File: design/flow/constraint.sdc
create_clock -name core_clock -period 15.7 [get_ports {clk}]
set_input_delay 3.1400 -clock core_clock [delete_from_list [all_inputs] [get_ports {clk}]]
set_output_delay 3.1400 -clock core_clock [all_outputs]
set_load 0.01 [all_outputs]
File: design/flow/config.mk
export PLATFORM = sky130hd
export DESIGN_NAME = arm_core
export DESIGN_NICKNAME = arm_core
export VERILOG_FILES = /design/flow/design.v
export SDC_FILE = /design/flow/constraint.sdc
export NUM_CORES = 4
export LEC_CHECK = 0
export CAP_MARGIN = 20
export CELL_PAD_IN_SITES_DETAIL_PLACEMENT = 1
export CELL_PAD_IN_SITES_GLOBAL_PLACEMENT = 3
export CORE_ASPECT_RATIO = 1.28
export CORE_MARGIN = 2
export CORE_UTILIZATION = 51
export CTS_CLUSTER_SIZE = 61
export GPL_ROUTABILITY_DRIVEN = 0
export GPL_TIMING_DRIVEN = 1
export PLACE_DENSITY_LB_ADDON = 0.28
export SETUP_SLACK_MARGIN = 3.66
export SLEW_MARGIN = 20
File: design/flow/design.v
module Mux2to1 #(
    parameter DATA_WIDTH = 32   
)(
    input [DATA_WIDTH-1:0] in0,   
    input [DATA_WIDTH-1:0] in1,   
    input sel,                    
    output reg [DATA_WIDTH-1:0] out  
);
    always @(*) begin
        out = (sel == 1'b0) ? in0 : in1;
    end
endmodule
module Adder (
    input  [31:0]  a,
    input  [31:0]  b, 
    output [31:0] out
);
	reg [31:0] result;
	always@(*) begin
		result = a + b;     
	end
	assign out = result;
endmodule
module pc_incrementer (
    input [31:0] pc_in,
    output [31:0] pc_out
);
    assign pc_out = pc_in + 32'd1;  
endmodule
module branch_mux (
    input branch_taken,           
    input [31:0] branch_address,  
    input [31:0] next_pc,         
    output reg [31:0] pc_out      
);
    always @(*) begin
        if (branch_taken) begin
            pc_out = branch_address;  
        end else begin
            pc_out = next_pc;         
        end
    end
endmodule
module program_counter (
    input clk,                 
    input reset,               
    input freeze,              
    input [31:0] next_address,  
    output reg [31:0] pc        
);
    always @(posedge clk or posedge reset) begin
        if (reset) begin
            pc <= 32'b0;  
        end else if (!freeze) begin
            pc <= next_address;  
        end
    end
endmodule
module IF_Stage (
    input clk,                      
    input rst,                      
    input freeze,                   
    input Branch_taken,             
    input [31:0] BranchAddr,        
    input [31:0] imem_data,         
    output [31:0] PC,               
    output [31:0] Instruction       
);
    wire [31:0] next_address;        
    wire [31:0] selected_address;    
    program_counter pc_module (
        .clk(clk),
        .reset(rst),
        .freeze(freeze & ~Branch_taken),  
        .next_address(selected_address),  
        .pc(PC)
    );
    pc_incrementer pc_inc (
        .pc_in(PC),
        .pc_out(next_address)
    );
    branch_mux branch_selector (
        .branch_taken(Branch_taken),
        .branch_address(BranchAddr),
        .next_pc(next_address),
        .pc_out(selected_address)
    );
    assign Instruction = imem_data;
endmodule
module IF_Stage_Reg (
    input clk,                      
    input rst,                      
    input freeze,                   
    input flush,                    
    input [31:0] PC_in,             
    input [31:0] Instruction_in,    
    output reg [31:0] PC,           
    output reg [31:0] Instruction   
);
    always @(posedge clk or posedge rst) begin
        if (rst) begin
            PC <= 32'b0;
            Instruction <= 32'b0;
        end else if (flush) begin
            PC <= 32'b0;
            Instruction <= 32'b0;
        end else if (!freeze) begin
            PC <= PC_in;
            Instruction <= Instruction_in;
        end
    end
endmodule
module ConditionCheck(
    input [3:0] condition,
    input [3:0] status,
    output reg result
);
    wire n, z, c, v;
    assign {z, c, n, v} = status;
always @(condition, n, z, c, v) begin
        result = 1'b0;
        case (condition)
            4'b0000: result = z;              
            4'b0001: result = ~z;             
            4'b0010: result = c;              
            4'b0011: result = ~c;             
            4'b0100: result = n;              
            4'b0101: result = ~n;             
            4'b0110: result = v;              
            4'b0111: result = ~v;             
            4'b1000: result = c & ~z;         
            4'b1001: result = ~c | z;         
            4'b1010: result = (n == v);       
            4'b1011: result = (n != v);       
            4'b1100: result = ~z & (n == v);  
            4'b1101: result = z & (n != v);   
            4'b1110: result = 1'b1;           
            default: result = 1'b0;
        endcase
    end
endmodule
module ControlUnit(
    input [1:0] mode,
    input [3:0] opcode,
    input sIn,
    output reg [3:0] aluCmd,
    output reg memRead, memWrite,
    output reg wbEn, branch, sOut
);
    always @(mode, opcode, sIn) begin
        aluCmd = 4'd0;
        {memRead, memWrite} = 2'd0;
        {wbEn, branch, sOut} = 3'd0;
        case (opcode)
            4'b1101: aluCmd = 4'b0001;  
            4'b1111: aluCmd = 4'b1001;  
            4'b0100: aluCmd = 4'b0010;  
            4'b0101: aluCmd = 4'b0011;  
            4'b0010: aluCmd = 4'b0100;  
            4'b0110: aluCmd = 4'b0101;  
            4'b0000: aluCmd = 4'b0110;  
            4'b1100: aluCmd = 4'b0111;  
            4'b0001: aluCmd = 4'b1000;  
            4'b1010: aluCmd = 4'b0100;  
            4'b1000: aluCmd = 4'b0110;  
            default: aluCmd = 4'b0001;
        endcase
        case (mode)
            2'b00: begin
                sOut = sIn;
                wbEn = (opcode == 4'b1010 || opcode == 4'b1000) ? 1'b0 : 1'b1;
            end
            2'b01: begin
                wbEn = sIn;
                memRead = sIn;
                memWrite = ~sIn;
            end
            2'b10: branch = 1'b1;
            default:;
        endcase
    end
endmodule
module RegisterFile (
    input clk, rst,
    input [3:0] src1, src2, Dest_wb,
    input [31:0] Result_WB,
    input writeBackEn,
    output [31:0] Val_Rn,Val_Rm 
);
    reg [31:0] register_array [15:0];
    assign Val_Rn = register_array[src1];
    assign Val_Rm = register_array[src2];
    integer i;
    always @(negedge clk) begin
        if (rst) begin
            for (i = 0; i < 16; i = i + 1) begin
                register_array[i] <= 32'b0;
            end
        end else if (writeBackEn) begin
            register_array[Dest_wb] <= Result_WB;
        end
    end
endmodule
module ID_Stage (
    input clk,                
    input rst,                
    input [31:0] Instruction,  
    input [31:0] Result_WB,    
    input writeBackEn,         
    input [3:0] Dest_wb,       
    input hazard,              
    input [3:0] SR,            
    output WB_EN,              
    output MEM_R_EN,           
    output MEM_W_EN,           
    output [3:0] EXE_CMD,      
    output [31:0] Val_Rn,      
    output [31:0] Val_Rm,      
    output imm,                
    output [11:0] Shift_operand,  
    output signed [23:0] Signed_imm_24,  
    output [3:0] Dest,         
    output [3:0] src1,         
    output [3:0] src2,         
    output B,
    output S,
    output Two_src             
);
    wire [3:0] cond_code;           
    wire [1:0] mode;                
    wire [3:0] opcode;              
    wire cond_result;               
    wire ctrl_wbEn, ctrl_memRead, ctrl_memWrite, ctrl_branch, ctrl_s;
    wire [3:0] reg_src2;            
    wire [3:0] ctrl_aluCmd;         
    wire cond_final;                
    assign cond_code = Instruction[31:28];
    assign mode = Instruction[27:26];
    assign opcode = Instruction[24:21];
    assign imm = Instruction[25];
    assign Shift_operand = Instruction[11:0];
    assign Signed_imm_24 = Instruction[23:0];
    assign Dest = Instruction[15:12];
    assign src1 = Instruction[19:16];
    assign Two_src = ~imm | ctrl_memWrite;
    ConditionCheck condition_check(
        .condition(cond_code),
        .status(SR),
        .result(cond_result)
    );
    ControlUnit control_unit(
        .mode(mode),
        .opcode(opcode),
        .sIn(Instruction[20]),
        .aluCmd(ctrl_aluCmd),
        .memRead(ctrl_memRead),
        .memWrite(ctrl_memWrite),
        .wbEn(ctrl_wbEn),
        .branch(ctrl_branch),
        .sOut(ctrl_s)
    );
    RegisterFile rf(
        .clk(clk),
        .rst(rst),
        .src1(Instruction[19:16]),
        .src2(reg_src2),
        .Dest_wb(Dest_wb),
        .Result_WB(Result_WB),
        .writeBackEn(writeBackEn),
        .Val_Rn(Val_Rn),
        .Val_Rm(Val_Rm)
    );
    Mux2to1 #(.DATA_WIDTH(4)) mux_regSrc2(
        .in0(Instruction[3:0]),
        .in1(Instruction[15:12]),
        .sel(ctrl_memWrite),
        .out(reg_src2)
    );
    assign cond_final = ~cond_result | hazard;
    assign src2 = reg_src2;
    Mux2to1 #(.DATA_WIDTH(9)) mux_ctrlSignals(
        .in0({ctrl_aluCmd, ctrl_memRead, ctrl_memWrite, ctrl_wbEn, ctrl_branch, ctrl_s}),
        .in1(9'd0),
        .sel(cond_final),
        .out({EXE_CMD, MEM_R_EN, MEM_W_EN, WB_EN, B, S})
    );
endmodule
module ID_Stage_Reg (
    input clk,                
    input rst,                
    input flush,              
    input WB_EN_IN,           
    input MEM_R_EN_IN,        
    input MEM_W_EN_IN,        
    input B_in,               
    input S_in,               
    input [3:0] EXE_CMD_IN,   
    input [31:0] PC_IN,       
    input [31:0] Val_Rn_IN,   
    input [31:0] Val_Rm_IN,   
    input imm_IN,             
    input signed [11:0] Shift_operand_IN,  
    input [23:0] Signed_imm_24_IN,         
    input [3:0] Dest_IN,      
    input [3:0] SR_in,
    output reg WB_EN,         
    output reg MEM_R_EN,      
    output reg MEM_W_EN,      
    output reg [3:0] EXE_CMD,  
    output reg [31:0] PC,     
    output reg [31:0] Val_Rn,  
    output reg [31:0] Val_Rm,  
    output reg imm,           
    output reg [11:0] Shift_operand,  
    output reg [23:0] Signed_imm_24,  
    output reg [3:0] Dest,     
    output reg B_out,
    output reg S_out,
    output reg [3:0] SR_out
);
    always @(posedge clk or posedge rst) begin
        if (rst) begin
            WB_EN <= 1'b0;
            MEM_R_EN <= 1'b0;
            MEM_W_EN <= 1'b0;
            B_out <= 1'b0;
            S_out <= 1'b0;
            EXE_CMD <= 4'b0;
            PC <= 32'b0;
            Val_Rn <= 32'b0;
            Val_Rm <= 32'b0;
            imm <= 1'b0;
            Shift_operand <= 12'b0;
            Signed_imm_24 <= 24'b0;
            Dest <= 4'b0;
            SR_out <= 4'b0;
        end else if (flush) begin
            WB_EN <= 1'b0;
            MEM_R_EN <= 1'b0;
            MEM_W_EN <= 1'b0;
            B_out <= 1'b0;
            S_out <= 1'b0;
            EXE_CMD <= 4'b0;
            PC <= 32'b0;
            Val_Rn <= 32'b0;
            Val_Rm <= 32'b0;
            imm <= 1'b0;
            Shift_operand <= 12'b0;
            Signed_imm_24 <= 24'b0;
            Dest <= 4'b0;
            SR_out <= 4'b0;
        end else begin
            WB_EN <= WB_EN_IN;
            MEM_R_EN <= MEM_R_EN_IN;
            MEM_W_EN <= MEM_W_EN_IN;
            B_out <= B_in;
            S_out <= S_in;
            EXE_CMD <= EXE_CMD_IN;
            PC <= PC_IN;
            Val_Rn <= Val_Rn_IN;
            Val_Rm <= Val_Rm_IN;
            imm <= imm_IN;
            Shift_operand <= Shift_operand_IN;
            Signed_imm_24 <= Signed_imm_24_IN;
            Dest <= Dest_IN;
            SR_out <= SR_in;
        end
    end
endmodule
module Val2_Generator
(
    input       [11:0]    shifter_operand,
    input                           imm, is_for_memory,
    input   [31:0]       val_Rm,
    output reg [31:0]   val2_out
);
    reg [31:0]  _32bit_immd_temp;
    always @(*) begin
        _32bit_immd_temp = {24'b0, shifter_operand[7:0]};
        if(is_for_memory == 1'b1)
            val2_out = {20'b0, shifter_operand};
        else if(imm == 1'b1) begin
            val2_out = (_32bit_immd_temp >> {shifter_operand[11:8], 1'b0}) |
                       (_32bit_immd_temp << (6'd32 - {shifter_operand[11:8], 1'b0}));
        end
        else begin
            case (shifter_operand[6:5])
                00: begin
                    val2_out = val_Rm << shifter_operand[11:7];
                end
                01: begin
                    val2_out = val_Rm >> shifter_operand[11:7];
                end
                10: begin
                    val2_out = val_Rm >>> shifter_operand[11:7];
                end
                11: begin
                    val2_out = (val_Rm >> shifter_operand[11:7]) |
                               (val_Rm << (6'd32 - shifter_operand[11:7]));
                end
                default:begin
                    val2_out = val_Rm << shifter_operand[11:7];
                end
            endcase
        end
    end
endmodule
module ALU
(
    input       [31:0]   val1, val2,
    input                           carry,
    input       [3:0]               EX_command,
    output  [31:0]   res,
    output  [3:0]               SR
);
    reg V1, C1;
    wire N1, Z1;
    reg [32:0] temp_res;
    assign res = temp_res[31:0];
    assign SR = {Z1, C1, N1, V1};
    assign N1 = res[31];
    assign Z1 = |res ? 0:1;
    always @(*) begin
        V1 = 1'b0;
        C1 = 1'b0;
        case (EX_command)
            4'b0001: begin
                temp_res = val2;
            end
            4'b1001: begin
                temp_res = ~val2;
            end
            4'b0010: begin
                temp_res = val1 + val2;
                C1 = temp_res[32];
                V1 = (val1[31] ~^ val2[31]) & (temp_res[31] ^ val1[31]);
            end
            4'b0011: begin
                temp_res = val1 + val2 + carry;
                C1 = temp_res[32];
                V1 = (val1[31] ~^ val2[31]) & (temp_res[31] ^ val1[31]);
            end
            4'b0100: begin
                temp_res = {val1[31], val1} - {val2[31], val2};
                C1 = temp_res[32];
                V1 = (val1[31] ^ val2[31]) & (temp_res[31] ^ val1[31]);
            end
            4'b0101: begin
                temp_res = val1 - val2 - {31'b0,~carry}; 
                C1 = temp_res[32];
                V1 = (val1[31] ^ val2[31]) & (temp_res[31] ^ val1[31]);
            end
            4'b0110: begin
                temp_res = val1 & val2;
            end
            4'b0111: begin
                temp_res = val1 | val2;
            end
            4'b1000: begin
                temp_res = val1 ^ val2;
            end
            4'b1100: begin
                temp_res = {val1[31], val1} - {val2[31], val2};
                C1 = temp_res[32];
                V1 = (val1[31] ^ val2[31]) & (temp_res[31] ^ val1[31]);
            end
            4'b1110: begin
                temp_res = val1 & val2;
            end
            4'b1010: begin
                temp_res = val1 + val2;
            end
            4'b1010: begin
                temp_res = val1 - val2;
            end
            default:
                temp_res = 32'b0;
        endcase
    end
endmodule
module EXE_Stage
(
  input                    clk,
  input                    rst,
  input  [31:0] pc_in,
  input  [23:0] signed_immediate,
  input  [3:0] EX_command,
  input  [3:0] SR_in,
  input  [11:0] shifter_operand,
  input  [3:0] dst_in,
  input  mem_read_in, mem_write_in, imm, WB_en_in, B_in,
  input  [31:0] val_Rn_in, val_Rm_in,
  output [3:0] dst_out,
  output [3:0] SR_out,
  output [31:0] ALU_res,
  output [31:0] val_Rm_out,
  output [31:0] branch_address,
  output mem_read_out, mem_write_out, WB_en_out, B_out,
  output [31:0] pc 
);
  wire [31:0] val2;
  wire is_for_memory;
  Adder Adder_Inst(
    .a(pc_in + 1'b1),
    .b({{(8){signed_immediate[23]}}, signed_immediate}),
    .out(branch_address)
  );
  wire [31:0] alu_src1;
  wire [31:0] alu_src2;
  Val2_Generator Val2_Generator_Inst(
    .val_Rm(val_Rm_in),
    .shifter_operand(shifter_operand),
    .imm(imm),
    .is_for_memory(is_for_memory),
    .val2_out(val2)
	);
  ALU ALU_Inst(
    .val1(val_Rn_in),
    .val2(val2),
    .EX_command(EX_command),
    .carry(SR_in[2]),
    .res(ALU_res),
    .SR(SR_out)
  );
  assign is_for_memory = mem_read_in | mem_write_in;
  assign pc = pc_in;
  assign dst_out = dst_in;
	assign mem_read_out = mem_read_in;
	assign mem_write_out = mem_write_in;
  assign WB_en_out = WB_en_in;
  assign B_out = B_in;
  assign val_Rm_out = val_Rm_in;
endmodule
module EXE_Stage_Reg
(
  input                    clk,
  input                    rst,
  input  [31:0] pc_in,
  input  [3:0] dst_in,
  input  mem_read_in, mem_write_in, WB_en_in,
  input  [31:0] val_Rm_in,
  input [31:0] ALU_res_in,
  output reg [3:0] dst_out,
  output reg [31:0] ALU_res_out,
  output reg [31:0] val_Rm_out,
  output reg mem_read_out, mem_write_out, WB_en_out,
  output reg [31:0] pc 
);
always @(posedge clk, posedge rst) begin
    if(rst) begin
      pc <= 0;
      dst_out <=  0;
      ALU_res_out <= 0;
      val_Rm_out <= 0;
      mem_read_out <= 0;
      mem_write_out <= 0;
      WB_en_out <= 0;
    end
    else begin
      pc <= pc_in;
      dst_out <= dst_in;
      ALU_res_out <= ALU_res_in;
      val_Rm_out <= val_Rm_in;
      mem_read_out <= mem_read_in;
      mem_write_out <= mem_write_in;
      WB_en_out <= WB_en_in;
    end
end
endmodule
module MEM_Reg
(
    input                       clk,
    input                       rst,
    input [3:0] dst,
    input [31:0] ALU_res,
    input [31:0] mem,
    input mem_read, WB_en,
    output reg [3:0] dst_out,
    output reg [31:0] ALU_res_out,
    output reg [31:0] mem_out,
    output reg mem_read_out, WB_en_out
);
always @(posedge clk, posedge rst) begin
    if(rst) begin
        dst_out <= 0;
        ALU_res_out <= 0;
        mem_out <= 0;
        mem_read_out <= 0;
        WB_en_out <= 0;
    end
    else begin
        dst_out <= dst;
        ALU_res_out <= ALU_res;
        mem_out <= mem;
        mem_read_out <= mem_read;
        WB_en_out <= WB_en;
    end
end
endmodule
module WB_Stage
(
    input                    clk,
    input                    rst,
    input [3:0] dst,
    input [31:0] ALU_res,
    input [31:0] mem,
    input mem_read, WB_en,
    output [3:0] WB_Dest,
    output WB_en_out,
    output [31:0] WB_Value
);
assign WB_Dest = dst;
assign WB_en_out = WB_en;
Mux2to1 #(.DATA_WIDTH(32)) MUX_2_to_1_Reg_File (
		.in0(ALU_res), .in1(mem),
		.sel(mem_read),
		.out(WB_Value)
	);
endmodule
module Status_Reg
(
    input            clk,
    input            rst,
    input            load,
    input      [3:0] status_in,
    output reg [3:0] status
);
    always @(negedge clk or posedge rst) begin
  if(rst) begin
    status <= 0;
  end  
  else if(load) begin
    status <= status_in;
  end
  else begin
    status <= status;
  end    
 end
endmodule
module HazardUnit(
    input [3:0] rn, rdm,
    input twoSrc,
    input [3:0] destEx, destMem,
    input wbEnEx, wbEnMem,  
    output reg hazard
);
   always @(*) begin
        hazard = 1'b0;
        if (wbEnEx) begin
            if ((rn == destEx) || (twoSrc && (rdm == destEx))) begin
                hazard = 1'b1;
            end
        end
        if (wbEnMem) begin
            if ((rn == destMem) || (twoSrc && (rdm == destMem))) begin
                hazard = 1'b1;
            end
        end
    end
endmodule
module arm_core (
    input         clk,
    input         rst,
    output [7:0]  imem_addr,
    input  [31:0] imem_data,
    output [5:0]  dmem_addr,
    output [31:0] dmem_wdata,
    output        dmem_we,
    input  [31:0] dmem_rdata,
    output        wb_en,
    output [3:0]  wb_dest,
    output [31:0] wb_value
);
  wire [31:0] IF_stage_pc_out;
  wire [31:0] IF_stage_instruction_out;
  wire [31:0] branch_address;
  wire EXE_stage_B_out;
  wire hazard_detected;
  IF_Stage IF_Stage_Inst (
    .clk(clk),
    .rst(rst),
    .freeze(hazard_detected),
    .Branch_taken(EXE_stage_B_out),
    .BranchAddr(branch_address),
    .imem_data(imem_data),
    .PC(IF_stage_pc_out),
    .Instruction(IF_stage_instruction_out)
  );
  assign imem_addr = IF_stage_pc_out[7:0];
  wire [31:0] IF_reg_pc_out;
  wire [31:0] IF_reg_instruction_out;
  IF_Stage_Reg IF_Reg_Inst (
    .clk(clk),
    .rst(rst),
    .freeze(hazard_detected),
    .flush(EXE_stage_B_out),
    .PC_in(IF_stage_pc_out),
    .Instruction_in(IF_stage_instruction_out),
    .PC(IF_reg_pc_out),
    .Instruction(IF_reg_instruction_out)
  );
  wire [3:0]  ID_stage_reg_file_dst;
  wire [3:0]  ID_stage_reg_file_src1, ID_stage_reg_file_src2;
  wire [31:0] ID_stage_val_Rn, ID_stage_val_Rm;
  wire [23:0] ID_stage_signed_immediate;
  wire [11:0] ID_stage_shifter_operand;
  wire [3:0]  ID_stage_EX_command_out;
  wire [3:0]  status;
  wire ID_stage_mem_read_out, ID_stage_mem_write_out, ID_stage_WB_en_out,
       ID_stage_Imm_out, ID_stage_B_out, ID_stage_SR_update_out;
  wire [3:0]  WB_Stage_dst_out;
  wire [31:0] WB_Value;
  wire WB_Stage_WB_en_out;
  wire has_src1;
  ID_Stage ID_Stage_Inst (
    .clk(clk),
    .rst(rst),
    .hazard(hazard_detected),
    .Instruction(IF_reg_instruction_out),
    .Dest_wb(WB_Stage_dst_out),
    .Result_WB(WB_Value),
    .writeBackEn(WB_Stage_WB_en_out),
    .SR(status),
    .Dest(ID_stage_reg_file_dst),
    .Val_Rn(ID_stage_val_Rn), .Val_Rm(ID_stage_val_Rm),
    .Signed_imm_24(ID_stage_signed_immediate),
    .Shift_operand(ID_stage_shifter_operand),
    .EXE_CMD(ID_stage_EX_command_out),
    .MEM_R_EN(ID_stage_mem_read_out), .MEM_W_EN(ID_stage_mem_write_out),
    .WB_EN(ID_stage_WB_en_out),
    .imm(ID_stage_Imm_out),
    .B(ID_stage_B_out),
    .S(ID_stage_SR_update_out),
    .Two_src(has_src1),
    .src1(ID_stage_reg_file_src1),
    .src2(ID_stage_reg_file_src2)
  );
  wire [31:0] ID_reg_pc_out;
  wire [3:0]  ID_reg_reg_file_dst_out;
  wire [31:0] ID_reg_val_Rn_out, ID_reg_val_Rm_out;
  wire [23:0] ID_reg_signed_immediate_out;
  wire [11:0] ID_reg_shifter_operand_out;
  wire [3:0]  ID_reg_SR_out, ID_reg_EX_command_out;
  wire ID_reg_mem_read_out, ID_reg_mem_write_out, ID_reg_WB_en_out,
       ID_reg_Imm_out, ID_reg_B_out, ID_reg_SR_update_out;
  ID_Stage_Reg ID_Reg_Inst (
    .clk(clk),
    .rst(rst),
    .flush(EXE_stage_B_out),
    .PC_IN(IF_reg_pc_out),
    .Dest_IN(ID_stage_reg_file_dst),
    .Val_Rn_IN(ID_stage_val_Rn), .Val_Rm_IN(ID_stage_val_Rm),
    .Signed_imm_24_IN(ID_stage_signed_immediate),
    .Shift_operand_IN(ID_stage_shifter_operand),
    .EXE_CMD_IN(ID_stage_EX_command_out),
    .MEM_R_EN_IN(ID_stage_mem_read_out), .MEM_W_EN_IN(ID_stage_mem_write_out),
    .WB_EN_IN(ID_stage_WB_en_out),
    .imm_IN(ID_stage_Imm_out),
    .B_in(ID_stage_B_out),
    .S_in(ID_stage_SR_update_out),
    .PC(ID_reg_pc_out),
    .Dest(ID_reg_reg_file_dst_out),
    .Val_Rn(ID_reg_val_Rn_out), .Val_Rm(ID_reg_val_Rm_out),
    .Signed_imm_24(ID_reg_signed_immediate_out),
    .Shift_operand(ID_reg_shifter_operand_out),
    .EXE_CMD(ID_reg_EX_command_out),
    .MEM_R_EN(ID_reg_mem_read_out), .MEM_W_EN(ID_reg_mem_write_out),
    .WB_EN(ID_reg_WB_en_out),
    .imm(ID_reg_Imm_out),
    .B_out(ID_reg_B_out),
    .S_out(ID_reg_SR_update_out),
    .SR_in(status),
    .SR_out(ID_reg_SR_out)
  );
  wire [31:0] EXE_stage_pc_out;
  wire [3:0]  EXE_stage_reg_file_dst_out;
  wire [31:0] EXE_stage_val_Rm_out;
  wire [3:0]  EXE_stage_SR_out;
  wire [31:0] ALU_res;
  wire EXE_stage_mem_read_out, EXE_stage_mem_write_out, EXE_stage_WB_en_out;
  EXE_Stage EXE_Stage_Inst (
    .clk(clk),
    .rst(rst),
    .pc_in(ID_reg_pc_out),
    .signed_immediate(ID_reg_signed_immediate_out),
    .EX_command(ID_reg_EX_command_out),
    .SR_in(ID_reg_SR_out),
    .shifter_operand(ID_reg_shifter_operand_out),
    .dst_in(ID_reg_reg_file_dst_out),
    .mem_read_in(ID_reg_mem_read_out), .mem_write_in(ID_reg_mem_write_out),
    .imm(ID_reg_Imm_out),
    .WB_en_in(ID_reg_WB_en_out),
    .B_in(ID_reg_B_out),
    .val_Rn_in(ID_reg_val_Rn_out), .val_Rm_in(ID_reg_val_Rm_out),
    .dst_out(EXE_stage_reg_file_dst_out),
    .SR_out(EXE_stage_SR_out),
    .ALU_res(ALU_res),
    .val_Rm_out(EXE_stage_val_Rm_out),
    .branch_address(branch_address),
    .mem_read_out(EXE_stage_mem_read_out), .mem_write_out(EXE_stage_mem_write_out),
    .WB_en_out(EXE_stage_WB_en_out),
    .B_out(EXE_stage_B_out),
    .pc(EXE_stage_pc_out)
  );
  wire [31:0] EXE_reg_pc_out;
  wire [3:0]  EXE_reg_dst_out;
  wire [31:0] EXE_reg_ALU_res_out;
  wire [31:0] EXE_reg_val_Rm_out;
  wire EXE_reg_mem_read_out, EXE_reg_mem_write_out, EXE_reg_WB_en_out;
  EXE_Stage_Reg EXE_Reg_Inst (
    .clk(clk),
    .rst(rst),
    .pc_in(EXE_stage_pc_out),
    .dst_in(EXE_stage_reg_file_dst_out),
    .mem_read_in(EXE_stage_mem_read_out), .mem_write_in(EXE_stage_mem_write_out),
    .WB_en_in(EXE_stage_WB_en_out),
    .val_Rm_in(EXE_stage_val_Rm_out),
    .ALU_res_in(ALU_res),
    .dst_out(EXE_reg_dst_out),
    .ALU_res_out(EXE_reg_ALU_res_out),
    .val_Rm_out(EXE_reg_val_Rm_out),
    .mem_read_out(EXE_reg_mem_read_out), .mem_write_out(EXE_reg_mem_write_out),
    .WB_en_out(EXE_reg_WB_en_out),
    .pc(EXE_reg_pc_out)
  );
  wire [31:0] Mem_Stage_mem_out;
  assign dmem_addr  = EXE_reg_ALU_res_out[7:2];
  assign dmem_wdata = EXE_reg_val_Rm_out;
  assign dmem_we    = EXE_reg_mem_write_out;
  assign Mem_Stage_mem_out = EXE_reg_mem_read_out ? dmem_rdata : 32'b0;
  wire [3:0]  Mem_Reg_dst_out;
  wire [31:0] Mem_Reg_ALU_res_out;
  wire [31:0] Mem_Reg_mem_out;
  wire Mem_Reg_read_out, Mem_Reg_WB_en_out;
  MEM_Reg Mem_Reg_Inst (
    .clk(clk),
    .rst(rst),
    .dst(EXE_reg_dst_out),
    .ALU_res(EXE_reg_ALU_res_out),
    .mem(Mem_Stage_mem_out),
    .mem_read(EXE_reg_mem_read_out),
    .WB_en(EXE_reg_WB_en_out),
    .dst_out(Mem_Reg_dst_out),
    .ALU_res_out(Mem_Reg_ALU_res_out),
    .mem_out(Mem_Reg_mem_out),
    .mem_read_out(Mem_Reg_read_out),
    .WB_en_out(Mem_Reg_WB_en_out)
  );
  WB_Stage WB_Stage_Inst (
    .clk(clk),
    .rst(rst),
    .dst(Mem_Reg_dst_out),
    .ALU_res(Mem_Reg_ALU_res_out),
    .mem(Mem_Reg_mem_out),
    .mem_read(Mem_Reg_read_out),
    .WB_en(Mem_Reg_WB_en_out),
    .WB_Dest(WB_Stage_dst_out),
    .WB_en_out(WB_Stage_WB_en_out),
    .WB_Value(WB_Value)
  );
  assign wb_en    = WB_Stage_WB_en_out;
  assign wb_dest  = WB_Stage_dst_out;
  assign wb_value = WB_Value;
  Status_Reg Status_Reg_Inst (
    .clk(clk),
    .rst(rst),
    .load(ID_reg_SR_update_out),
    .status_in(EXE_stage_SR_out),
    .status(status)
  );
  HazardUnit Hazard_Detection_Unit_Inst (
    .rn(ID_stage_reg_file_src1),
    .rdm(ID_stage_reg_file_src2),
    .destEx(ID_reg_reg_file_dst_out),
    .destMem(EXE_reg_dst_out),
    .wbEnEx(ID_reg_WB_en_out),
    .wbEnMem(EXE_reg_WB_en_out),
    .twoSrc(has_src1),
    .hazard(hazard_detected)
  );
endmodule
File: design/flow/run.sh
#!/bin/bash
# the make line also repeats each setting of config.mk as NAME=value (left out here)
make -C /OpenROAD-flow-scripts/flow DESIGN_CONFIG=/design/flow/config.mk WORK_HOME=/design/flow/orfs CLKGATE_MAP_FILE= finish
==> impl_metrics.json, run 1 <==
{
  "netlist_top_cells_count": "sky130_fd_sc_hd__nor2_1 (736), sky130_fd_sc_hd__nand2_1 (589), sky130_fd_sc_hd__edfxtp_1 (512)",
  "error_that_stopped_the_run": "[ERROR FLW-0024] Place density exceeds 1.0 (current PLACE_DENSITY_LB_ADDON =  0.28). Please check if the value of  PLACE_DENSITY_LB_ADDON is between 0 and 0.99.",
  "top_cell_area_share_pct": 29.91,
  "run_status": "did not finish",
  "total_number_of_yosys_warnings": 17,
  "ys_sh_simple_pct": 17.26,
  "yosys_cells": 5166,
  "synth_flops": 804,
  "initial_core_util_pct": 51.50,
  "synthAoiAreaFrac_pct": 15.93,
  "synth.comb.largest_family": "simple AND/OR/NAND/NOR gates",
  "most_common_cell": "sky130_fd_sc_hd__nor2_1",
  "synthFlopType": "sky130_fd_sc_hd__edfxtp_1",
  "adder_share_pct": 4.278,
  "ys_async_sr_fraction_pct": 36.32,
  "synthesis.area_per_instance_sq_um": 9.952,
  "netlist_instances": 5166,
  "fp.dieArea_sq_um": 103400,
  "nets_at_floorplan": 5400,
  "yosys.cell_types.count": 112,
  "synthesis.area_sq_um": 51410,
  "enable_flop_cells": 512,
  "largest_area_cell": "sky130_fd_sc_hd__edfxtp_1",
  "ys_sh_xor_pct": 2.181,
  "synth.area.mux_share_pct": 11.60,
  "std_cell_rows": 131,
  "die_height_um": 363.2,
  "core_area_sq_um": 99820,
  "stop_stage": "3_1_place_gp_skip_io",
  "ys_seq_share_pct": 44.12,
  "topCellsByArea": "sky130_fd_sc_hd__edfxtp_1 (30%), sky130_fd_sc_hd__dfrtp_1 (14%), sky130_fd_sc_hd__mux4_2 (8.4%)",
  "chip_area_from_the_yosys_synthesis_statistics_sq_um": 51410,
  "die_width_um": 284.6
}
==> run 2, diff against run 1 <==
ABC_AREA = 1   (was default)
CELL_PAD_IN_SITES_DETAIL_PLACEMENT = default   (was 1)
CELL_PAD_IN_SITES_GLOBAL_PLACEMENT = default   (was 3)
CORE_ASPECT_RATIO = default   (was 1.28)
CORE_UTILIZATION = 67   (was 51)
CTS_CLUSTER_SIZE = 58   (was 61)
GPL_ROUTABILITY_DRIVEN = default   (was 0)
GPL_TIMING_DRIVEN = default   (was 1)
PLACE_DENSITY = 0.6   (was default)
PLACE_DENSITY_LB_ADDON = default   (was 0.28)
SETUP_SLACK_MARGIN = default   (was 3.66)
clock period = 10.5 ns   (was 15.7 ns; I/O delays follow)
==> impl_metrics.json, run 2 <==
{
  "std_cell_rows": 102,
  "initial_core_util_pct": 67.83,
  "total_number_of_yosys_warnings": 17,
  "error_that_stopped_the_run": "[ERROR GRT-0232] Routing congestion too high. Check the congestion heatmap in the GUI.",
  "synthAoiAreaFrac_pct": 16.06,
  "netlist_instances": 7112,
  "globalRouteTotalUtil_pct": 84.93,
  "ys_sh_xor_pct": 0.3845,
  "ys_sh_simple_pct": 27.01,
  "run_status": "did not finish",
  "place_area_sq_um": 57630,
  "ctsHtreeMaxLevel": 3,
  "synthesis.area_per_instance_sq_um": 7.412,
  "most_common_cell": "sky130_fd_sc_hd__nand2_1",
  "pin_count": 150,
  "chip_area_from_the_yosys_synthesis_statistics_sq_um": 52720,
  "nets_at_floorplan": 7346,
  "post-dp-hpwl_um": 151700,
  "synth.comb.largest_family": "simple AND/OR/NAND/NOR gates",
  "number_of_hold_buffers_added_after_cts": 0,
  "topCellsByArea": "sky130_fd_sc_hd__edfxtp_1 (29%), sky130_fd_sc_hd__dfrtp_1 (14%), sky130_fd_sc_hd__nand2_1 (10%)",
  "portBuffers": 149,
  "largest_area_cell": "sky130_fd_sc_hd__edfxtp_1",
  "cts_resized": 4,
  "yosys.cell_types.count": 63,
  "enable_flop_cells": 512,
  "stop_stage": "5_1_grt",
  "buffer_cell_driving_the_clock_tree_root": "sky130_fd_sc_hd__clkbuf_16",
  "grt_overflow_total": 496,
  "cts.sink_count": 804,
  "die_height_um": 284.5,
  "pre_cts_slack_ns": -0.03830,
  "cts_post_setup_buffers_inserted": 0,
  "clock_tree.buffer_depth": 3,
  "synth_flops": 804,
  "synthFlopType": "sky130_fd_sc_hd__edfxtp_1",
  "synthesis.area_sq_um": 52720,
  "synth.area.mux_share_pct": 0.04035,
  "die_width_um": 284.5,
  "fp.dieArea_sq_um": 80940,
  "yosys_cells": 7112,
  "core_area_sq_um": 77720,
  "ys_seq_share_pct": 43.03,
  "top_cell_area_share_pct": 29.17,
  "globalplace.congestion": 1.154,
  "cts_buffers": 85,
  "adder_share_pct": 4.059,
  "netlist_top_cells_count": "sky130_fd_sc_hd__nand2_1 (1426), sky130_fd_sc_hd__nor2_1 (935), sky130_fd_sc_hd__inv_1 (788)",
  "ys_async_sr_fraction_pct": 36.32
}
[run 2: through the flow]
stage / std cells / hold slack, ns / util, %
floorplan: 7112 / 0.3312 / -
global placement: 8351 / 0.3318 / 74.15
detailed placement: 8351 / 0.3347 / 74.15
CTS: 9020 / 0.3526 / 80.57
[run 2: metal layers]
metal	global-route usage [%]	GRT overflow
met3	76.98	59
met2	94.57	223
met1	85.87	41
met5	57.62	14
met4	80.92	159
==> run 3, diff against run 2 <==
CORE_UTILIZATION = 60   (was 67)
CTS_CLUSTER_DIAMETER = 385   (was default)
CTS_CLUSTER_SIZE = 99   (was 58)
PLACE_DENSITY = 0.42   (was 0.6)
SETUP_SLACK_MARGIN = 2.1   (was default)
clock period = 8.91 ns   (was 10.5 ns; I/O delays follow)
==> impl_metrics.json, run 3 <==
{
  "run_status": "did not finish",
  "stop_stage": "5_1_grt",
  "error_that_stopped_the_run": "[ERROR GRT-0116] Global routing finished with congestion. Check the congestion regions in the DRC Viewer.",
  "synthFlopType": "sky130_fd_sc_hd__edfxtp_1",
  "yosys.cell_types.count": 63,
  "die_width_um": 300.4,
  "most_common_cell": "sky130_fd_sc_hd__nand2_1",
  "core_area_sq_um": 86890,
  "placed_cells_incl_taps": 8938,
  "ys_seq_share_pct": 43.03,
  "synthesis.area_per_instance_sq_um": 7.412,
  "nets_at_floorplan": 7346,
  "topCellsByArea": "sky130_fd_sc_hd__edfxtp_1 (29%), sky130_fd_sc_hd__dfrtp_1 (14%), sky130_fd_sc_hd__nand2_1 (10%)",
  "adder_share_pct": 4.059,
  "buffer_cell_driving_the_clock_tree_root": "sky130_fd_sc_hd__clkbuf_16",
  "top_cell_area_share_pct": 29.17,
  "synth_flops": 804,
  "ys_sh_xor_pct": 0.3845,
  "fp.dieArea_sq_um": 90250,
  "synthesis.area_sq_um": 52720,
  "clock_tree.buffer_depth": 3,
  "ys_async_sr_fraction_pct": 36.32,
  "ctsHtreeMaxLevel": 1,
  "die_height_um": 300.4,
  "globalplace.congestion": 1.099,
  "pre_cts_slack_ns": -0.7559,
  "cts_buffers": 12,
  "synthAoiAreaFrac_pct": 16.06,
  "chip_area_from_the_yosys_synthesis_statistics_sq_um": 52720,
  "pin_count": 150,
  "cts.sink_count": 804,
  "initial_core_util_pct": 60.67,
  "synth.area.mux_share_pct": 0.04035,
  "netlist_instances": 7112,
  "grt_overflow_total": 1620,
  "post-dp-hpwl_um": 168400,
  "enable_flop_cells": 512,
  "globalRouteTotalUtil_pct": 87.99,
  "largest_area_cell": "sky130_fd_sc_hd__edfxtp_1",
  "yosys_cells": 7112,
  "netlist_top_cells_count": "sky130_fd_sc_hd__nand2_1 (1426), sky130_fd_sc_hd__nor2_1 (935), sky130_fd_sc_hd__inv_1 (788)",
  "total_number_of_yosys_warnings": 17,
  "synth.comb.largest_family": "simple AND/OR/NAND/NOR gates",
  "std_cell_rows": 108,
  "number_of_hold_buffers_added_after_cts": 0,
  "portBuffers": 149,
  "ys_sh_simple_pct": 27.01
}
run 3: stage by stage:
step                utilization [%]  cell area [sq um]  hold WS [ns]
floorplan                         -              53400        0.3312
global placement              71.16              61830        0.3326
detailed placement            71.16              61830        0.3347
CTS                           77.61              67430        0.3754
run 3: metal layers:
metal	global-route usage, %	GRT overflow
met4	85.10	421
met5	64.71	33
met2	97.92	713
met1	87.60	182
met3	80.45	271
run 3: what timing repair did:
action	in CTS
pin swaps	66
gates cloned	34
resized	353
setup buffers	110
setup endpoints to repair	1032
==> run 4, diff against run 3 <==
ABC_AREA = default   (was 1)
CORE_UTILIZATION = 47   (was 60)
CTS_CLUSTER_DIAMETER = default   (was 385)
CTS_CLUSTER_SIZE = default   (was 99)
PLACE_DENSITY = default   (was 0.42)
SETUP_SLACK_MARGIN = 2.33   (was 2.1)
clock period = 8.73 ns   (was 8.91 ns; I/O delays follow)
==> impl_metrics.json, run 4 <==
{
  "run_status": "finished with violations",
  "so_faults": "setup timing",
  "final_instance_area_sq_um": 72070,
  "core_area_sq_um": 108700,
  "ys_sh_xor_pct": 2.181,
  "total_number_of_yosys_warnings": 17,
  "critical_path_cell_count": 26,
  "critical-path-slowest-cell": "sky130_fd_sc_hd__or4b_4",
  "viasPerCell": 6.368,
  "topCellsByArea": "sky130_fd_sc_hd__edfxtp_1 (30%), sky130_fd_sc_hd__dfrtp_1 (14%), sky130_fd_sc_hd__mux4_2 (8.4%)",
  "seq_area_sq_um": 22710,
  "crit_fanout": 7,
  "holdWs_ns": 0.3446,
  "worst_pin_slew_ns": 1.142,
  "finalNetCount": 6967,
  "min_path_type": "register to register",
  "drcViolationCount": 0,
  "chip_area_from_the_yosys_synthesis_statistics_sq_um": 51410,
  "critical-path-max-stage-delay_ns": 0.60,
  "cts.sink_count": 804,
  "synthAoiAreaFrac_pct": 15.93,
  "clk_pin_slew_worst_paths_ns": 0.06,
  "crit_type": "register to register",
  "rrSetupSlack_ns": -2.24,
  "synth.area.mux_share_pct": 11.60,
  "multiInputGateArea_sq_um": 29860,
  "pin_count": 150,
  "critical-path-top-cell-by-count": "sky130_fd_sc_hd__buf_6",
  "via_count": 52350,
  "maxCapViolCount": 0,
  "synthesis.area_sq_um": 51410,
  "place_area_sq_um": 61890,
  "ys_sh_simple_pct": 17.26,
  "setup.worst_path.start": "ID_Reg_Inst.Signed_imm_24[7]$_DFF_PP0_",
  "hold_viol_final": 0,
  "smallest_setup_slack_after_layout_ns": -2.241,
  "globalplace.congestion": 1.072,
  "worst-endpoint-arrival_ns": 7.25,
  "synthesis.area_per_instance_sq_um": 9.952,
  "timing.hold.worst_path_depth": 0,
  "initialDrtViolationCount": 7586,
  "yosys.cell_types.count": 112,
  "drtAntennaViolNets": 0,
  "grt_pass1_vias": 50430,
  "clock_tree.buffer_depth": 3,
  "netlist_top_cells_count": "sky130_fd_sc_hd__nor2_1 (736), sky130_fd_sc_hd__nand2_1 (589), sky130_fd_sc_hd__edfxtp_1 (512)",
  "rr_startpoint": "ID_Reg_Inst.Signed_imm_24[7]$_DFF_PP0_",
  "drt-total-wl_um": 253100,
  "filler_cell_count": 8512,
  "ctsHtreeMaxLevel": 3,
  "tritoncts": "yes",
  "die_height_um": 334.7,
  "clock_insertion_delay_worst_skew_ns": 0.75,
  "number_of_hold_buffers_added_after_cts": 0,
  "netlist_instances": 5166,
  "fp.dieArea_sq_um": 112000,
  "hold_path_end": "Mem_Reg_Inst.ALU_res_out[30]$_DFF_PP0_",
  "synth_flops": 804,
  "largest_area_cell": "sky130_fd_sc_hd__edfxtp_1",
  "adder_share_pct": 4.278,
  "nets_at_floorplan": 5400,
  "die_width_um": 334.7,
  "worst_hold_startpoint": "EXE_Reg_Inst.ALU_res_out[30]$_DFF_PP0_",
  "cp-endpoint": "Status_Reg_Inst.status[3]$_DFFE_NP0P_",
  "placed_cells_incl_taps": 7367,
  "globalRouteTotalUtil_pct": 41.16,
  "global_route_wire_length_before_repair_um": 335900,
  "post-dp-hpwl_um": 157800,
  "antenna_found_initial": 18,
  "portBuffers": 149,
  "final-instance-count-excl-fill": 8220,
  "timing.critical_path.from_type": "register",
  "initial_core_util_pct": 47.30,
  "cp_num_buf_inv": 6,
  "tool_warnings": 655,
  "timing.final.setup_violations": 4,
  "timing.reg2reg.worst_path_depth": 26,
  "enable_flop_cells": 512,
  "synthFlopType": "sky130_fd_sc_hd__edfxtp_1",
  "std_cell_rows": 121,
  "grt_max_degree": 156,
  "synth.comb.largest_family": "simple AND/OR/NAND/NOR gates",
  "drt_first_pass_iters": 9,
  "final_max_slew_viol_count": 0,
  "critPathRequiredTime_ns": 5.00,
  "routedWlPerCell_um": 30.79,
  "slew-limit-headroom_pct": 23.39,
  "cp-end-kind": "register",
  "top_cell_area_share_pct": 29.91,
  "max_clock_skew_ns": 0.1100,
  "setup_repair_after_global_routing_missed_its_margin": "yes",
  "ys_async_sr_fraction_pct": 36.32,
  "reg2reg_to": "Status_Reg_Inst.status[3]$_DFFE_NP0P_",
  "most_common_cell": "sky130_fd_sc_hd__nor2_1",
  "cts_buffers": 91,
  "area_growth_synth_to_finish_pct": 40.17,
  "buffer_cell_driving_the_clock_tree_root": "sky130_fd_sc_hd__clkbuf_16",
  "critPathTopFamily": "AND-OR/OR-AND gates",
  "yosys_cells": 5166,
  "grt_overflow_total": 0,
  "ys_seq_share_pct": 44.12
}
[run 4: routing by layer]
layer	track usage, %	share of wire (%)
met2	64.47	44
met3	8.385	12
met1	52.15	35
met5	0	0.024
met4	26.36	9.1
[run 4: cell type report]
class | instances | share of cell area [%]
Clock buffer | 105 | 3.377
Timing Repair inverter | 3 | 0.04688
Sequential cell | 804 | 31.51
Antenna cell | 5 | 0.01736
Timing Repair Buffer | 1345 | 16.67
Clock inverter | 568 | 3.498
Multi-Input combinational cell | 3796 | 41.43
Inverter | 180 | 0.9896
Tap cell | 1414 | 2.455
[run 4: what timing repair did]
action                                 in CTS  in global routing
endpoints found under the hold margin       0                  0
pin swaps                                 105                 97
resized                                   367                309
buffers inserted                           69                 53
gates cloned                               19                 34
setup endpoints to repair                1046               1046
[run 4: per-stage QoR]
stage                     TNS, ns  utilization [%]  worst slack, ns
after global routing       -9.302            66.29           -2.487
after CTS                  -8.047            63.95           -2.185
after global placement     -10.48            56.94           -2.754
after floorplan            -6.104                -           -1.883
after detailed placement   -10.63            56.94           -2.780
final                      -8.532            66.30           -2.241
==> run 5, diff against run 4 <==
CELL_PAD_IN_SITES_DETAIL_PLACEMENT = 2   (was default)
CELL_PAD_IN_SITES_GLOBAL_PLACEMENT = 1   (was default)
CORE_ASPECT_RATIO = 1.25   (was default)
CORE_UTILIZATION = 51   (was 47)
CTS_CLUSTER_DIAMETER = 122   (was default)
CTS_CLUSTER_SIZE = 61   (was default)
GPL_ROUTABILITY_DRIVEN = 1   (was default)
GPL_TIMING_DRIVEN = 1   (was default)
HOLD_SLACK_MARGIN = 0.14   (was default)
PLACE_DENSITY_LB_ADDON = 0.28   (was default)
SETUP_SLACK_MARGIN = 3.66   (was 2.33)
SLEW_MARGIN = 0   (was 20)
TNS_END_PERCENT = 40   (was default)
clock period = 14.3 ns   (was 8.73 ns; I/O delays follow)
==> impl_metrics.json, run 5 <==
{
  "ys_seq_share_pct": 44.12,
  "netlist_top_cells_count": "sky130_fd_sc_hd__nor2_1 (736), sky130_fd_sc_hd__nand2_1 (589), sky130_fd_sc_hd__edfxtp_1 (512)",
  "enable_flop_cells": 512,
  "synthesis.area_per_instance_sq_um": 9.952,
  "synth_flops": 804,
  "most_common_cell": "sky130_fd_sc_hd__nor2_1",
  "nets_at_floorplan": 5400,
  "die_height_um": 359.0,
  "ys_sh_simple_pct": 17.26,
  "adder_share_pct": 4.278,
  "synthesis.area_sq_um": 51410,
  "globalplace.congestion": 1.071,
  "topCellsByArea": "sky130_fd_sc_hd__edfxtp_1 (30%), sky130_fd_sc_hd__dfrtp_1 (14%), sky130_fd_sc_hd__mux4_2 (8.4%)",
  "synthAoiAreaFrac_pct": 15.93,
  "synth.area.mux_share_pct": 11.60,
  "core_area_sq_um": 100200,
  "largest_area_cell": "sky130_fd_sc_hd__edfxtp_1",
  "initial_core_util_pct": 51.31,
  "netlist_instances": 5166,
  "yosys.cell_types.count": 112,
  "error_that_stopped_the_run": "[ERROR DPL-0033] detailed placement checks failed during check placement.",
  "synth.comb.largest_family": "simple AND/OR/NAND/NOR gates",
  "portBuffers": 149,
  "ys_sh_xor_pct": 2.181,
  "top_cell_area_share_pct": 29.91,
  "ys_async_sr_fraction_pct": 36.32,
  "pin_count": 150,
  "total_number_of_yosys_warnings": 17,
  "die_width_um": 288.0,
  "fp.dieArea_sq_um": 103400,
  "stop_stage": "3_5_place_dp",
  "yosys_cells": 5166,
  "std_cell_rows": 130,
  "chip_area_from_the_yosys_synthesis_statistics_sq_um": 51410,
  "run_status": "did not finish",
  "synthFlopType": "sky130_fd_sc_hd__edfxtp_1"
}
-- run 5: stage by stage --
stage | hold slack [ns] | area [sq um]
3_3_place_gp | 0.3338 | 57340
2_1_floorplan | 0.3312 | 51760
==> run 6, diff against run 5 <==
ABC_AREA = 1   (was default)
CELL_PAD_IN_SITES_DETAIL_PLACEMENT = default   (was 2)
CELL_PAD_IN_SITES_GLOBAL_PLACEMENT = default   (was 1)
CORE_ASPECT_RATIO = default   (was 1.25)
CORE_UTILIZATION = 58   (was 51)
CTS_CLUSTER_DIAMETER = default   (was 122)
CTS_CLUSTER_SIZE = default   (was 61)
GPL_ROUTABILITY_DRIVEN = default   (was 1)
GPL_TIMING_DRIVEN = default   (was 1)
HOLD_SLACK_MARGIN = default   (was 0.14)
PLACE_DENSITY = 0.6   (was default)
PLACE_DENSITY_LB_ADDON = default   (was 0.28)
SETUP_SLACK_MARGIN = 3.02   (was 3.66)
SLEW_MARGIN = 20   (was 0)
TNS_END_PERCENT = 5   (was 40)
clock period = 10.3 ns   (was 14.3 ns; I/O delays follow)
==> impl_metrics.json, run 6 <==
{
  "buffer_cell_driving_the_clock_tree_root": "sky130_fd_sc_hd__clkbuf_16",
  "die_width_um": 305.5,
  "enable_flop_cells": 512,
  "cts.sink_count": 804,
  "total_number_of_yosys_warnings": 17,
  "std_cell_rows": 110,
  "globalplace.congestion": 1.075,
  "most_common_cell": "sky130_fd_sc_hd__nand2_1",
  "die_height_um": 305.5,
  "fp.dieArea_sq_um": 93320,
  "place_area_sq_um": 60150,
  "synthesis.area_per_instance_sq_um": 7.412,
  "yosys_cells": 7112,
  "topCellsByArea": "sky130_fd_sc_hd__edfxtp_1 (29%), sky130_fd_sc_hd__dfrtp_1 (14%), sky130_fd_sc_hd__nand2_1 (10%)",
  "netlist_top_cells_count": "sky130_fd_sc_hd__nand2_1 (1426), sky130_fd_sc_hd__nor2_1 (935), sky130_fd_sc_hd__inv_1 (788)",
  "ys_seq_share_pct": 43.03,
  "number_of_hold_buffers_added_after_cts": 0,
  "synth_flops": 804,
  "cts_buffers": 84,
  "pin_count": 150,
  "stop_stage": "5_1_grt",
  "largest_area_cell": "sky130_fd_sc_hd__edfxtp_1",
  "synthAoiAreaFrac_pct": 16.06,
  "grt_overflow_total": 104,
  "portBuffers": 149,
  "post-dp-hpwl_um": 168200,
  "synthesis.area_sq_um": 52720,
  "initial_core_util_pct": 58.57,
  "ys_async_sr_fraction_pct": 36.32,
  "top_cell_area_share_pct": 29.17,
  "yosys.cell_types.count": 63,
  "nets_at_floorplan": 7346,
  "synth.comb.largest_family": "simple AND/OR/NAND/NOR gates",
  "ys_sh_simple_pct": 27.01,
  "synth.area.mux_share_pct": 0.04035,
  "chip_area_from_the_yosys_synthesis_statistics_sq_um": 52720,
  "adder_share_pct": 4.059,
  "ys_sh_xor_pct": 0.3845,
  "synthFlopType": "sky130_fd_sc_hd__edfxtp_1",
  "ctsHtreeMaxLevel": 3,
  "netlist_instances": 7112,
  "globalRouteTotalUtil_pct": 74.57,
  "clock_tree.buffer_depth": 3,
  "run_status": "did not finish",
  "error_that_stopped_the_run": "[ERROR GRT-0116] Global routing finished with congestion. Check the congestion regions in the DRC Viewer.",
  "core_area_sq_um": 90010
}
-- run 6: repair_timing --
item | 4_1_cts
hold endpoints to repair | 0
setup buffers | 36
pin swaps | 40
endpoints found under the setup margin | 1037
cloned | 8
gates resized | 191
-- run 6: through the flow --
stage	std cells	setup WS [ns]
detailed placement	8735	-0.06545
CTS	9446	0.2231
global placement	8735	-0.02998
floorplan	7112	0.6173
-- run 6: layer usage --
layer,global-route usage [%],overflow
met5,39.59,2
met4,69.63,39
met3,62.36,6
met2,87.70,53
met1,76.35,4
==> run 7, diff against run 6 <==
CELL_PAD_IN_SITES_DETAIL_PLACEMENT = 1   (was default)
CELL_PAD_IN_SITES_GLOBAL_PLACEMENT = 0   (was default)
CORE_MARGIN = 5   (was 2)
CORE_UTILIZATION = 40   (was 58)
CTS_CLUSTER_SIZE = 93   (was default)
MAX_ROUTING_LAYER = met5   (was default)
PLACE_DENSITY = default   (was 0.6)
PLACE_DENSITY_LB_ADDON = 0.28   (was default)
SETUP_SLACK_MARGIN = 1.73   (was 3.02)
SLEW_MARGIN = 0   (was 20)
TNS_END_PERCENT = 30   (was 5)
clock period = 11.7 ns   (was 10.3 ns; I/O delays follow)
==> impl_metrics.json, run 7 <==
{
  "hold_viol_final": 0,
  "nets_at_floorplan": 7346,
  "setup_repair_after_global_routing_missed_its_margin": "yes",
  "total_number_of_yosys_warnings": 17,
  "placed_cells_incl_taps": 8892,
  "clock_insertion_delay_worst_skew_ns": 0.74,
  "initial_core_util_pct": 40.15,
  "drt-total-wl_um": 272800,
  "slew-limit-headroom_pct": 24.24,
  "final_max_slew_viol_count": 0,
  "yosys.cell_types.count": 63,
  "critical_path_cell_count": 35,
  "core_area_sq_um": 131300,
  "critPathTopFamily": "simple AND/OR/NAND/NOR gates",
  "clock_tree.buffer_depth": 3,
  "number_of_hold_buffers_added_after_cts": 0,
  "final_instance_area_sq_um": 64540,
  "cp-endpoint": "Status_Reg_Inst.status[3]$_DFFE_NP0P_",
  "grt_overflow_total": 0,
  "adder_share_pct": 4.059,
  "viasPerCell": 6.099,
  "antenna_found_initial": 18,
  "enable_flop_cells": 512,
  "global_route_wire_length_before_repair_um": 390700,
  "portBuffers": 149,
  "routedWlPerCell_um": 28.27,
  "cts.sink_count": 804,
  "ctsHtreeMaxLevel": 3,
  "rrSetupSlack_ns": 0.52,
  "fp.dieArea_sq_um": 139100,
  "die_height_um": 373.0,
  "synth.area.mux_share_pct": 0.04035,
  "synthesis.area_sq_um": 52720,
  "drtAntennaViolNets": 0,
  "area_growth_synth_to_finish_pct": 22.43,
  "pin_count": 150,
  "cts_buffers": 93,
  "hold_path_end": "Mem_Reg_Inst.ALU_res_out[1]$_DFF_PP0_",
  "clk_pin_slew_worst_paths_ns": 0.07,
  "max_clock_skew_ns": 0.09078,
  "globalRouteTotalUtil_pct": 37.25,
  "finalNetCount": 8035,
  "timing.hold.worst_path_depth": 0,
  "timing.reg2reg.worst_path_depth": 35,
  "yosys_cells": 7112,
  "synth.comb.largest_family": "simple AND/OR/NAND/NOR gates",
  "worst_pin_slew_ns": 1.129,
  "timing.final.setup_violations": 0,
  "run_status": "timing/DRC/antenna clean",
  "maxCapViolCount": 0,
  "std_cell_rows": 133,
  "buffer_cell_driving_the_clock_tree_root": "sky130_fd_sc_hd__clkbuf_16",
  "top_cell_area_share_pct": 29.17,
  "crit_fanout": 16,
  "via_count": 58850,
  "min_path_type": "register to register",
  "synthAoiAreaFrac_pct": 16.06,
  "initialDrtViolationCount": 7571,
  "synthesis.area_per_instance_sq_um": 7.412,
  "rr_startpoint": "ID_Reg_Inst.Signed_imm_24[8]$_DFF_PP0_",
  "ys_seq_share_pct": 43.03,
  "reg2reg_to": "Status_Reg_Inst.status[3]$_DFFE_NP0P_",
  "chip_area_from_the_yosys_synthesis_statistics_sq_um": 52720,
  "synth_flops": 804,
  "post-dp-hpwl_um": 181800,
  "setup-tns-final_ns": 0,
  "die_width_um": 373.0,
  "critical-path-slowest-cell": "sky130_fd_sc_hd__dfrtp_2",
  "postLayoutCoreUtil_pct": 49.15,
  "worst-endpoint-arrival_ns": 6.02,
  "globalplace.congestion": 1.033,
  "crit_type": "register to register",
  "critical-path-top-cell-by-count": "sky130_fd_sc_hd__nand2_1",
  "cp_num_buf_inv": 7,
  "ys_sh_simple_pct": 27.01,
  "grt_pass1_vias": 60370,
  "netlist_instances": 7112,
  "most_common_cell": "sky130_fd_sc_hd__nand2_1",
  "final-instance-count-excl-fill": 9649,
  "synthFlopType": "sky130_fd_sc_hd__edfxtp_1",
  "grt_max_degree": 173,
  "worst_hold_startpoint": "EXE_Reg_Inst.ALU_res_out[1]$_DFF_PP0_",
  "holdWs_ns": 0.3379,
  "largest_area_cell": "sky130_fd_sc_hd__edfxtp_1",
  "critPathRequiredTime_ns": 6.54,
  "topCellsByArea": "sky130_fd_sc_hd__edfxtp_1 (29%), sky130_fd_sc_hd__dfrtp_1 (14%), sky130_fd_sc_hd__nand2_1 (10%)",
  "tool_warnings": 651,
  "drt_first_pass_iters": 6,
  "ys_sh_xor_pct": 0.3845,
  "netlist_top_cells_count": "sky130_fd_sc_hd__nand2_1 (1426), sky130_fd_sc_hd__nor2_1 (935), sky130_fd_sc_hd__inv_1 (788)",
  "drcViolationCount": 0,
  "setup.worst_path.start": "ID_Reg_Inst.Signed_imm_24[8]$_DFF_PP0_",
  "place_area_sq_um": 57400,
  "critical-path-max-stage-delay_ns": 0.48,
  "cp-end-kind": "register",
  "timing.critical_path.from_type": "register",
  "ys_async_sr_fraction_pct": 36.32,
  "tritoncts": "yes"
}
==> run 7: metal layers <==
metal  vias to the layer above  wire, um  GRT usage [%]  part of all wire (%)
li1                      25100         -              -                     -
met1                     28740    101300          45.92                    37
met2                      3880    118200          56.70                    43
met3                      1111     29880          9.459                    11
met4                        16     23160          27.09                   8.5
met5                         -       271              0                 0.099
==> run 7: what timing repair did <==
action / in CTS / in global routing
endpoints found under the setup margin: 341 / 736
pin swaps: 29 / 24
buffers inserted: 34 / 13
hold endpoints to repair: 0 / 0
gates cloned: 6 / 2
gates resized: 267 / 85
==> run 7: through the flow <==
stage               setup slack [ns]
finish                        0.5178
global route                  0.3033
CTS                           0.7163
detailed placement           -0.2305
global placement             -0.2365
floorplan                      1.317
==> run 7: final cells by class <==
| class | instances | area (sq um) |
|---|---|---|
| diodes | 14 | 35.03 |
| clock buffers | 106 | 2479 |
| clock inverters | 580 | 2629 |
| fillers | 16210 | 66760 |
| inverters | 826 | 3167 |
| multi-input cells | 5038 | 26530 |
| flip-flops and latches | 804 | 22710 |
| well taps | 1755 | 2196 |
| repair buffers | 523 | 4756 |
| repair inverters | 3 | 35.03 |
==> run 8, diff against run 7 <==
CAP_MARGIN = 0   (was 20)
CELL_PAD_IN_SITES_GLOBAL_PLACEMENT = 1   (was 0)
CORE_MARGIN = 7   (was 5)
CORE_UTILIZATION = 44   (was 40)
CTS_CLUSTER_SIZE = 19   (was 93)
HOLD_SLACK_MARGIN = 0.01   (was default)
MAX_ROUTING_LAYER = met4   (was met5)
MIN_ROUTING_LAYER = met2   (was default)
PLACE_DENSITY = 0.6   (was default)
PLACE_DENSITY_LB_ADDON = default   (was 0.28)
SETUP_SLACK_MARGIN = default   (was 1.73)
SLEW_MARGIN = 40   (was 0)
TNS_END_PERCENT = default   (was 30)
==> impl_metrics.json, run 8 <==
{
  "synthAoiAreaFrac_pct": 16.06,
  "synth.comb.largest_family": "simple AND/OR/NAND/NOR gates",
  "ctsHtreeMaxLevel": 3,
  "synthesis.area_per_instance_sq_um": 7.412,
  "error_that_stopped_the_run": "[ERROR GRT-0116] Global routing finished with congestion. Check the congestion regions in the DRC Viewer.",
  "ys_sh_xor_pct": 0.3845,
  "cts_buffers": 92,
  "largest_area_cell": "sky130_fd_sc_hd__edfxtp_1",
  "top_cell_area_share_pct": 29.17,
  "ys_sh_simple_pct": 27.01,
  "yosys.cell_types.count": 63,
  "buffer_cell_driving_the_clock_tree_root": "sky130_fd_sc_hd__clkbuf_16",
  "post-dp-hpwl_um": 197400,
  "cts_post_setup_buffers_inserted": 0,
  "cts_resized": 0,
  "synthesis.area_sq_um": 52720,
  "portBuffers": 149,
  "ys_seq_share_pct": 43.03,
  "yosys_cells": 7112,
  "globalplace.congestion": 1.144,
  "enable_flop_cells": 512,
  "total_number_of_yosys_warnings": 17,
  "grt_overflow_total": 1926,
  "topCellsByArea": "sky130_fd_sc_hd__edfxtp_1 (29%), sky130_fd_sc_hd__dfrtp_1 (14%), sky130_fd_sc_hd__nand2_1 (10%)",
  "netlist_instances": 7112,
  "ys_async_sr_fraction_pct": 36.32,
  "core_area_sq_um": 118400,
  "die_width_um": 360.1,
  "number_of_hold_buffers_added_after_cts": 0,
  "run_status": "did not finish",
  "stop_stage": "5_1_grt",
  "fp.dieArea_sq_um": 129700,
  "adder_share_pct": 4.059,
  "nets_at_floorplan": 7346,
  "netlist_top_cells_count": "sky130_fd_sc_hd__nand2_1 (1426), sky130_fd_sc_hd__nor2_1 (935), sky130_fd_sc_hd__inv_1 (788)",
  "synthFlopType": "sky130_fd_sc_hd__edfxtp_1",
  "pin_count": 150,
  "std_cell_rows": 126,
  "initial_core_util_pct": 44.52,
  "placed_cells_incl_taps": 8791,
  "synth.area.mux_share_pct": 0.04035,
  "synth_flops": 804,
  "clock_tree.buffer_depth": 3,
  "most_common_cell": "sky130_fd_sc_hd__nand2_1",
  "chip_area_from_the_yosys_synthesis_statistics_sq_um": 52720,
  "cts.sink_count": 804,
  "globalRouteTotalUtil_pct": 82.22,
  "die_height_um": 360.1
}
[run 8: metrics by stage]
step	area (sq um)	setup slack, ns
floorplan	52730	0.4320
global placement	57720	0.1942
detailed placement	57840	0.2137
CTS	62960	0.02864
[run 8: metal layers]
metal,global-route usage [%],GRT overflow
met1,-,-
met2,84.37,313
met3,93.28,1348
met4,60.78,265
met5,-,-
==> run 9, diff against run 8 <==
ABC_AREA = default   (was 1)
CAP_MARGIN = 20   (was 0)
CELL_PAD_IN_SITES_DETAIL_PLACEMENT = default   (was 1)
CELL_PAD_IN_SITES_GLOBAL_PLACEMENT = default   (was 1)
CORE_MARGIN = 2   (was 7)
CORE_UTILIZATION = 66   (was 44)
CTS_CLUSTER_SIZE = default   (was 19)
HOLD_SLACK_MARGIN = -0.08   (was 0.01)
MAX_ROUTING_LAYER = default   (was met4)
MIN_ROUTING_LAYER = default   (was met2)
PLACE_DENSITY = default   (was 0.6)
SETUP_SLACK_MARGIN = 2.47   (was default)
SLEW_MARGIN = 20   (was 40)
TNS_END_PERCENT = 5   (was default)
clock period = 12.8 ns   (was 11.7 ns; I/O delays follow)
==> impl_metrics.json, run 9 <==
{
  "enable_flop_cells": 512,
  "globalplace.congestion": 1.150,
  "synthAoiAreaFrac_pct": 15.93,
  "ys_sh_xor_pct": 2.181,
  "nets_at_floorplan": 5400,
  "error_that_stopped_the_run": "[ERROR GRT-0116] Global routing finished with congestion. Check the congestion regions in the DRC Viewer.",
  "initial_core_util_pct": 66.48,
  "cts.sink_count": 804,
  "largest_area_cell": "sky130_fd_sc_hd__edfxtp_1",
  "ctsHtreeMaxLevel": 3,
  "run_status": "did not finish",
  "portBuffers": 149,
  "ys_async_sr_fraction_pct": 36.32,
  "topCellsByArea": "sky130_fd_sc_hd__edfxtp_1 (30%), sky130_fd_sc_hd__dfrtp_1 (14%), sky130_fd_sc_hd__mux4_2 (8.4%)",
  "pin_count": 150,
  "stop_stage": "5_1_grt",
  "netlist_instances": 5166,
  "globalRouteTotalUtil_pct": 82.40,
  "synthFlopType": "sky130_fd_sc_hd__edfxtp_1",
  "std_cell_rows": 102,
  "chip_area_from_the_yosys_synthesis_statistics_sq_um": 51410,
  "synthesis.area_sq_um": 51410,
  "most_common_cell": "sky130_fd_sc_hd__nor2_1",
  "adder_share_pct": 4.278,
  "synth.area.mux_share_pct": 11.60,
  "synthesis.area_per_instance_sq_um": 9.952,
  "die_height_um": 283.1,
  "die_width_um": 283.1,
  "post-dp-hpwl_um": 154500,
  "total_number_of_yosys_warnings": 17,
  "grt_overflow_total": 157,
  "yosys.cell_types.count": 112,
  "ys_sh_simple_pct": 17.26,
  "yosys_cells": 5166,
  "fp.dieArea_sq_um": 80150,
  "netlist_top_cells_count": "sky130_fd_sc_hd__nor2_1 (736), sky130_fd_sc_hd__nand2_1 (589), sky130_fd_sc_hd__edfxtp_1 (512)",
  "buffer_cell_driving_the_clock_tree_root": "sky130_fd_sc_hd__clkbuf_16",
  "ys_seq_share_pct": 44.12,
  "core_area_sq_um": 77340,
  "synth.comb.largest_family": "simple AND/OR/NAND/NOR gates",
  "cts_buffers": 81,
  "synth_flops": 804,
  "placed_cells_incl_taps": 6838,
  "top_cell_area_share_pct": 29.91,
  "clock_tree.buffer_depth": 3
}
==> run 9: per-layer routing <==
| metal | global-route usage, % | overflow |
|---|---|---|
| met4 | 82.54 | 72 |
| met5 | 50.00 | 0 |
| met2 | 94.81 | 59 |
| met3 | 72.03 | 11 |
| met1 | 81.26 | 15 |
==> run 9: per-stage QoR <==
stage | worst slack [ns] | util, % | cell area [sq um]
after CTS | -0.3124 | 84.50 | 65350
after detailed placement | -0.5665 | 77.43 | 59890
after global placement | -0.5083 | 77.42 | 59880
after floorplan | 0.09176 | - | 51650
==> run 9: what timing repair did <==
item / in CTS
resized: 114
buffers inserted: 14
endpoints found under the setup margin: 1028
pin swaps: 34
hold buffers: 0
cloned: 2
